==> inputs of try-zinc <==
==> flow/design.v <==
`timescale 1ns / 1ps
module cordic_sin_cos
(
    input clk,
    input reset_n,
    input i_call,
    input [31:0] i_data,
    output o_done,
    output [31:0] o_cos,
    output [31:0] o_sin
);
cordic_sin_cos_core u_sin_cos (
    .clk     ( clk ),
    .reset_n ( reset_n ),
    .i_call  ( i_call ),
    .i_data  ( i_data ),
    .o_done  ( o_done ),
    .o_cos   ( o_cos ),
    .o_sin   ( o_sin )
);
endmodule
module cordic_sin_cos_core(
    clk,
    reset_n,
    i_call,
    i_data,
    o_done,
    o_cos,
    o_sin
);
     input clk;
     input reset_n;
	 input i_call; 
	 input signed [31:0] i_data;
	 output o_done;
	 output signed [31:0] o_cos;
	 output signed [31:0] o_sin;	 
	 function [31:0] atan;
	    input [3:0] idx;
	    case( idx )
	       4'd0: atan = 32'd2949120;  4'd1: atan = 32'd1740992;  4'd2: atan = 32'd919872;  4'd3: atan = 32'd466944;
	       4'd4: atan = 32'd234368;   4'd5: atan = 32'd117312;   4'd6: atan = 32'd58688;   4'd7: atan = 32'd29312;
	       4'd8: atan = 32'd14656;    4'd9: atan = 32'd7360;     4'd10: atan = 32'd3648;   4'd11: atan = 32'd1856;
	       4'd12: atan = 32'd896;     4'd13: atan = 32'd448;     4'd14: atan = 32'd256;    default: atan = 32'd128;
	    endcase
	 endfunction
	 reg signed [31:0]x,y,tx,ty,deg,rcos,rsin;
	 reg [7:0]i,seg;
	 reg isdone,isnegcos,isnegsin,isswap;
	 always @ ( posedge clk or negedge reset_n )
	 if( !reset_n )
	 begin
	    { x,y,deg,rcos,rsin } <= { 32'd0,32'd0,32'd0,32'd0,32'd0};
		i <= 8'd0;
		{ isdone,isnegcos,isnegsin,isswap } <= { 1'b0,1'b0,1'b0,1'b0 };
	 end
	 else if( i_call )
	 case( i )       
  	    0:
		begin
		   seg = i_data / 90;
		   if( seg == 0 ) 
		   begin 
		   	  deg <= i_data; 
		   	  isnegcos <= 0; 
		   	  isnegsin <= 0; 
		   	  isswap <= 0; 
		   end
		   else if( seg == 1 ) 
		   begin 
		   	  deg <= i_data - 90; 
		   	  isnegcos <= 1; 
		   	  isnegsin <= 0; 
		   	  isswap <= 1; 
		   end
		   else if( seg == 2 ) 
		   begin 
		   	  deg <= i_data - 180; 
		   	  isnegcos <= 1; 
		   	  isnegsin <= 1; 
		   	  isswap <= 0; 
		   end
		   else if( seg == 3 ) 
		   begin 
		   	  deg <= i_data - 270; 
		   	  isnegcos <= 0; 
		   	  isnegsin <= 1; 
		   	  isswap <= 1;  
		   end 
		   i <= i + 1'b1;
	    end		 
		1:
		begin 
		   x <= 32'd39797; 
		   y <= 32'd0; 
		   deg <= deg << 16; 
		   i <= i + 1'b1; 
		end					 
		2,3,4,5,6,7,8,9,10,11,12,13,14,15,16,17:
		if( deg > 0 )
		begin
		   ty = y >>> i-2;
		   tx = x >>> i-2;
		   x <= x - ty;
		   y <= y + tx;
		   deg <= deg - atan(i-2);
		   i <= i + 1'b1;
		end
		else
		begin
		   ty = y >>> i-2;
		   tx = x >>> i-2;
		   x <= x + ty ;
		   y <= y - tx ;
		   deg <= deg + atan(i-2);
		   i <= i + 1'b1;
		end
		18:
		begin 
		   {rcos,rsin} <= isswap ? { y,x } : { x,y }; 
		   i <= i + 1'b1; 
		end			
		19:
		begin 
		   isdone <= 1'b1; 
		   i <= i + 1'b1; 
		end		
		20:
		begin 
		   isdone <= 1'b0; 
		   i <= 8'd0; 
		end		   
	 endcase
	 assign o_done = isdone;
	 assign o_cos = isnegcos ? -(rcos) : rcos;
	 assign o_sin = isnegsin ? -(rsin) : rsin;
endmodule
==> flow/run.sh <==
#!/bin/bash
# the make line also repeats each setting of config.mk as NAME=value (left out here)
make -C /OpenROAD-flow-scripts/flow DESIGN_CONFIG=/design/flow/config.mk WORK_HOME=/design/flow/orfs CLKGATE_MAP_FILE= finish
==> flow/config.mk <==
export PLATFORM = sky130hd
export DESIGN_NAME = cordic_sin_cos
export DESIGN_NICKNAME = cordic_sin_cos
export VERILOG_FILES = /design/flow/design.v
export SDC_FILE = /design/flow/constraint.sdc
export NUM_CORES = 4
export LEC_CHECK = 0
export ABC_AREA = 1
export CAP_MARGIN = 5
export CELL_PAD_IN_SITES_DETAIL_PLACEMENT = 0
export CORE_MARGIN = 2
export CORE_UTILIZATION = 72
export CTS_CLUSTER_SIZE = 42
export GPL_TIMING_DRIVEN = 1
export HOLD_SLACK_MARGIN = 0.03
export MAX_ROUTING_LAYER = met4
export PLACE_DENSITY = 0.65
export SETUP_SLACK_MARGIN = -1.25
export SLEW_MARGIN = 20
==> flow/constraint.sdc <==
create_clock -name core_clock -period 18.6 [get_ports {clk}]
set_input_delay 3.7200 -clock core_clock [delete_from_list [all_inputs] [get_ports {clk}]]
set_output_delay 3.7200 -clock core_clock [all_outputs]
set_load 0.01 [all_outputs]
==> try-ember (differences from try-zinc) <==
CTS_CLUSTER_SIZE = 88   (was 42)
PLACE_DENSITY = 0.66   (was 0.65)
SETUP_SLACK_MARGIN = -1.21   (was -1.25)
==> flow/constraint.sdc (replaced) <==
create_clock -name core_clock -period 20.1 [get_ports {clk}]
set_input_delay 4.0200 -clock core_clock [delete_from_list [all_inputs] [get_ports {clk}]]
set_output_delay 4.0200 -clock core_clock [all_outputs]
set_load 0.01 [all_outputs]
==> summary of the runs <==
try-ember failed in global routing (5_1_grt) with GRT-0232. try-zinc finished but failed the layout checks on setup timing. Synthesized area is the same in try-ember and try-zinc. Synthesized cell count is the same in try-ember and try-zinc. In die size, try-zinc and try-ember do not differ.
==> figures <==
| item | try-ember | try-zinc |
|---|---|---|
| Outcome | did not finish | complete, but fails checks |
| Stage where the flow stopped | global routing (5_1_grt) | - |
| Layout check failures | - | setup timing |
| Post-CTS setup buffer count | 0 | 12 |
| Last weighted congestion value of the routability-driven placer | 1.15 | 1.15 |
| Instance area at placement | 32200 um2 | 32300 um2 |
| Xor and xnor area share after synthesis | 7.69% | 7.69% |
| DP Wirelength | 72000 um | 72900 um |
| Post-CTS Resized | 0 | 46 |
| Dpl cells | 5346 | 5352 |
| Post-synthesis instance area | 28600 um2 | 28600 um2 |
| Pre-CTS setup slack | -1.63 ns | -2.74 ns |

---

==> yarrow: inputs <==
Starts from the design.v that is shown in full above.
clock: 16.2 ns
lec_check: 0
abc_area: 1
cap_margin: 0
core_margin: 2
core_utilization: 72
cts_cluster_size: 11
place_density: 0.43
slew_margin: 20
tns_end_percent: 10
run.sh (not shown) runs the stock make flow with config.mk's settings and CLKGATE_MAP_FILE=.
==> lagoon (differences from yarrow) <==
Settings changed: ABC_AREA 1 to unset, CAP_MARGIN 0 to 20, CORE_UTILIZATION 72 to 40, CTS_CLUSTER_SIZE 11 to unset, PLACE_DENSITY 0.43 to unset, TNS_END_PERCENT 10 to unset.
==> flow/constraint.sdc (replaced) <==
create_clock -name core_clock -period 29.1 [get_ports {clk}]
set_input_delay 5.8200 -clock core_clock [delete_from_list [all_inputs] [get_ports {clk}]]
set_output_delay 5.8200 -clock core_clock [all_outputs]
set_load 0.01 [all_outputs]
==> comparison <==
yarrow finished but fails on negative setup slack. lagoon completed without violations. In lagoon the die size is higher than in yarrow, by 77%. Setup slack: lagoon is better than yarrow (7.1 ns). Between yarrow and lagoon, the lower utilization is in lagoon (gap 43 points). Against lagoon, the sequential share of layout area of yarrow is lower by 1.1 points. In yarrow the synthesized area is higher than in lagoon, by 0.84%. Between yarrow and lagoon, the lower final cell count is in lagoon (gap about 12%, measured against lagoon). In sequential cell count, lagoon and yarrow do not differ. Between lagoon and yarrow, the lower first-iteration DRC count is in lagoon (gap about 56%, measured against yarrow). Of yarrow and lagoon, yarrow has the higher clock skew (gap 0.0089 ns). Between yarrow and lagoon, the lower non-clock buffer count is in lagoon (gap 327).

---

==> maple: inputs <==
RTL: the design.v shown in full above, as it stands there.
clock: 15.8 ns
lec_check: 0
abc_area: 1
cap_margin: 20
cell_pad_in_sites_detail_placement: 0
core_margin: 2
core_utilization: 72
cts_cluster_size: 14
gpl_timing_driven: 1
hold_slack_margin: 0.3
place_density_lb_addon: 0.11
setup_slack_margin: 0.45
slew_margin: 20
==> onyx (differences from maple) <==
ABC_AREA = default   (was 1)
CAP_MARGIN = 0   (was 20)
CELL_PAD_IN_SITES_DETAIL_PLACEMENT = default   (was 0)
CORE_ASPECT_RATIO = 0.5   (was default)
CTS_CLUSTER_SIZE = default   (was 14)
GPL_TIMING_DRIVEN = default   (was 1)
HOLD_SLACK_MARGIN = default   (was 0.3)
PLACE_DENSITY_LB_ADDON = default   (was 0.11)
SETUP_SLACK_MARGIN = -2.0   (was 0.45)
==> flow/constraint.sdc (replaced) <==
create_clock -name core_clock -period 30.0 [get_ports {clk}]
set_input_delay 6.0000 -clock core_clock [delete_from_list [all_inputs] [get_ports {clk}]]
set_output_delay 6.0000 -clock core_clock [all_outputs]
set_load 0.01 [all_outputs]
==> comparison <==
maple did not get past global routing with GRT-0116. onyx finished but failed the layout checks on setup timing. Between onyx and maple, the lower synthesized cell count is in onyx (gap 14%, measured against maple). In maple the die area is larger than in onyx, by about 0.6%. In maple the area after synthesis is larger than in onyx, by about 0.8%.

---

==> nickel: inputs <==
RTL: the design.v shown in full above, as it stands there.
clock: 15.7 ns
lec_check: 0
cap_margin: 20
core_margin: 2
core_utilization: 72
cts_cluster_size: 49
hold_slack_margin: -0.09
max_routing_layer: met4
place_density: 0.73
setup_slack_margin: -1.16
slew_margin: 20
==> garnet (differences from nickel) <==
CORE_MARGIN = 10   (was 2)
CORE_UTILIZATION = 40   (was 72)
CTS_CLUSTER_SIZE = default   (was 49)
GPL_TIMING_DRIVEN = 0   (was default)
HOLD_SLACK_MARGIN = default   (was -0.09)
MAX_ROUTING_LAYER = default   (was met4)
PLACE_DENSITY = default   (was 0.73)
SETUP_SLACK_MARGIN = default   (was -1.16)
SLEW_MARGIN = 35   (was 20)
==> flow/constraint.sdc (replaced) <==
create_clock -name core_clock -period 30.0 [get_ports {clk}]
set_input_delay 6.0000 -clock core_clock [delete_from_list [all_inputs] [get_ports {clk}]]
set_output_delay 6.0000 -clock core_clock [all_outputs]
set_load 0.01 [all_outputs]
==> qor summary <==
Result of the run: garnet complete, no violations; nickel did not finish
Stage where the flow stopped: garnet -; nickel 5_1_grt
DIE WIDTH: garnet 286 um; nickel 202 um
Number of synthesized flops with an enable pin: garnet 0; nickel 0
Largest type area fraction: garnet 15.2%; nickel 15.2%
Routability-driven placement congestion ratio: garnet 1.03; nickel 1.16
Std cell rows: garnet 97; nickel 72
HPWL after DPL: garnet 88200 um; nickel 84800 um
Cell type with the highest aggregate area in the netlist: garnet sky130_fd_sc_hd__dfrtp_1; nickel sky130_fd_sc_hd__dfrtp_1
Post-synthesis instance area: garnet 0.0283 mm^2; nickel 0.0283 mm^2
Number of instances resized during post-cts repair: garnet 38; nickel 132
Post-CTS setup buffers: garnet 6; nickel 26
Number of nets at floorplan: garnet 4052; nickel 4052
Yosys xor share: garnet 11.0%; nickel 11.0%
Post-placement cell count: garnet 4932; nickel 4979
Number of port buffers: garnet 85; nickel 99
Core footprint: garnet 0.0701 mm^2; nickel 0.0387 mm^2
Core utilization at floorplan: garnet 40.4%; nickel 73.2%
Cell Area, Placed: garnet 0.0305 mm^2; nickel 0.0351 mm^2
Die extent in y: garnet 286 um; nickel 202 um
Pre-CTS setup slack: garnet -2.28 ns; nickel -8.69 ns
Total Die Area: garnet 0.0819 mm^2; nickel 0.0410 mm^2
Proportion of synthesized area in mux cells: garnet 6.85%; nickel 6.85%

---

==> run a <==
RTL: the design.v shown in full above, as it stands there.
clock: 22.8 ns
lec_check: 0
abc_area: 1
cap_margin: 20
cell_pad_in_sites_detail_placement: 0
core_margin: 2
core_utilization: 72
cts_cluster_size: 88
gpl_timing_driven: 1
hold_slack_margin: 0.03
max_routing_layer: met4
place_density_lb_addon: 0.11
setup_slack_margin: 2.21
slew_margin: 20
==> run b: changes against run a <==
==> flow/config.mk (replaced) <==
export PLATFORM = sky130hd
export DESIGN_NAME = cordic_sin_cos
export DESIGN_NICKNAME = cordic_sin_cos
export VERILOG_FILES = /design/flow/design.v
export SDC_FILE = /design/flow/constraint.sdc
export NUM_CORES = 4
export LEC_CHECK = 0
export ABC_AREA = 0
export CAP_MARGIN = 35
export CELL_PAD_IN_SITES_DETAIL_PLACEMENT = 0
export CORE_MARGIN = 2
export CORE_UTILIZATION = 48
export CTS_CLUSTER_SIZE = 14
export GPL_TIMING_DRIVEN = 1
export HOLD_SLACK_MARGIN = 0.03
export PLACE_DENSITY_LB_ADDON = 0.11
export SETUP_SLACK_MARGIN = -1.82
export SLEW_MARGIN = 20
==> flow/constraint.sdc (replaced) <==
create_clock -name core_clock -period 26.4 [get_ports {clk}]
set_input_delay 5.2800 -clock core_clock [delete_from_list [all_inputs] [get_ports {clk}]]
set_output_delay 5.2800 -clock core_clock [all_outputs]
set_load 0.01 [all_outputs]
==> run c: changes against run a <==
==> flow/config.mk (replaced) <==
export PLATFORM = sky130hd
export DESIGN_NAME = cordic_sin_cos
export DESIGN_NICKNAME = cordic_sin_cos
export VERILOG_FILES = /design/flow/design.v
export SDC_FILE = /design/flow/constraint.sdc
export NUM_CORES = 4
export LEC_CHECK = 0
export CAP_MARGIN = 20
export CORE_MARGIN = 2
export CORE_UTILIZATION = 22
export SLEW_MARGIN = 20
==> flow/constraint.sdc (replaced) <==
create_clock -name core_clock -period 37.0 [get_ports {clk}]
set_input_delay 7.4000 -clock core_clock [delete_from_list [all_inputs] [get_ports {clk}]]
set_output_delay 7.4000 -clock core_clock [all_outputs]
set_load 0.01 [all_outputs]
==> comparison <==
Run b finished but fails on negative setup slack. Run c completed without violations. Run a did not get past 5_1_grt. Area after synthesis is the same in run c and run b. In critical path depth, run c and run b do not differ. Count of clock-buffer cells in the layout is the same in run c and run b. In run b the clock skew is lower than in run c, by 0.0016 ns. Of run b and run c, run c has the higher first-iteration DRC count (gap 1.1%, measured against run c). Final cell count: run b is smaller than run c (about 12%). Wire length: run b is smaller than run c (about 0.9%). Die area: run a < run b < run c.
==> figures <==
Cell seen most often among critical-path stages: run a -; run c o21ai_1; run b nor2_1
R2R Setup Slk: run a -; run c 25.87 ns; run b 14.73 ns
Post-Route Utilization: run a -; run c 24.7%; run b 54.9%
Critical path peak fanout: run a -; run c 26; run b 14
Result of the run: run a aborted with a tool error; run c timing/DRC/antenna clean; run b failed layout checks
Stage where the flow stopped: run a 5_1_grt; run c -; run b -
Reasons for failing layout checks: run a -; run c -; run b negative setup slack
TritonCTS clock tree: run a -; run c yes; run b yes
Total wire length: run a -; run c 96400 microns; run b 95500 microns
Drt via density: run a -; run c 5.40; run b 6.32
Critical Path Start Type: run a -; run c primary input; run b primary input
CP bufs+invs: run a -; run c 4; run b 4
Global placer's final weighted congestion: run a 1.11; run c 0.957; run b 0.993
Post-CTS clock slew at the launch and capture registers of the worst setup and hold paths: run a -; run c 0.08 ns; run b 0.07 ns
Ys cells: run a 4518; run c 3904; run b 3904
R2R Path Start: run a -; run c u_sin_cos.i[2]; run b u_sin_cos.i[1]
Synth top area share: run a 15.1%; run c 15.2%; run b 15.2%
Final total negative setup slack: run a -; run c 0 ns; run b -3.19 ns
Logic area: run a -; run c 22800 sq um; run b 22900 sq um
Number of fill cells in the layout: run a -; run c 14025; run b 5720

---

==> inputs of run D <==
Starts from the design.v that is shown in full above.
clock: 16.2 ns
lec_check: 0
abc_area: 1
cap_margin: 20
core_margin: 2
core_utilization: 72
cts_cluster_size: 98
place_density: 0.43
slew_margin: 20
tns_end_percent: 10
==> inputs of run Y, as changes to run D <==
Settings changed: CAP_MARGIN 20 to 40, CORE_ASPECT_RATIO set to 1.42.
==> inputs of run F, as changes to run D <==
Settings changed: ABC_AREA 1 to unset, CTS_CLUSTER_SIZE 98 to 49, HOLD_SLACK_MARGIN set to -0.09, MAX_ROUTING_LAYER set to met4, PLACE_DENSITY 0.43 to 0.73, SETUP_SLACK_MARGIN set to 4.06, TNS_END_PERCENT 10 to 5.
==> flow/constraint.sdc (replaced) <==
create_clock -name core_clock -period 15.7 [get_ports {clk}]
set_input_delay 3.1400 -clock core_clock [delete_from_list [all_inputs] [get_ports {clk}]]
set_output_delay 3.1400 -clock core_clock [all_outputs]
set_load 0.01 [all_outputs]
==> inputs of run R, as changes to run D <==
Settings changed: CORE_UTILIZATION 72 to 62, CTS_CLUSTER_DIAMETER set to 368, PLACE_DENSITY 0.43 to 0.42, SETUP_SLACK_MARGIN set to -0.62, TNS_END_PERCENT 10 to unset.
==> flow/constraint.sdc (replaced) <==
create_clock -name core_clock -period 16.5 [get_ports {clk}]
set_input_delay 3.3000 -clock core_clock [delete_from_list [all_inputs] [get_ports {clk}]]
set_output_delay 3.3000 -clock core_clock [all_outputs]
set_load 0.01 [all_outputs]
==> results <==
Run D reached the layout checks and failed them: setup timing. Run Y produced a layout that fails on capacitance limit, slew limit, setup timing. Run R produced a layout that fails on setup timing. Run F stopped in global routing, error GRT-0116.
In run D the via count is higher than in run Y, by about 1.5%.
The highest die size belongs to run R, the lowest to run F.
In run Y the synthesized area is higher than in run F, by 0.84%.
Critical path depth, highest first: run Y, run D, run R.
The lowest cell count belongs to run D, the highest to run R.
The lowest core utilization belongs to run R, the highest to run D.
Against run R, the sequential share of layout area of run D is lower by 0.11 points.
Wire length, highest first: run D, run Y, run R.
Synthesized cell count: run F is smaller than run R (about 14%).
Worst setup slack: run R is better than run D (2.5 ns).
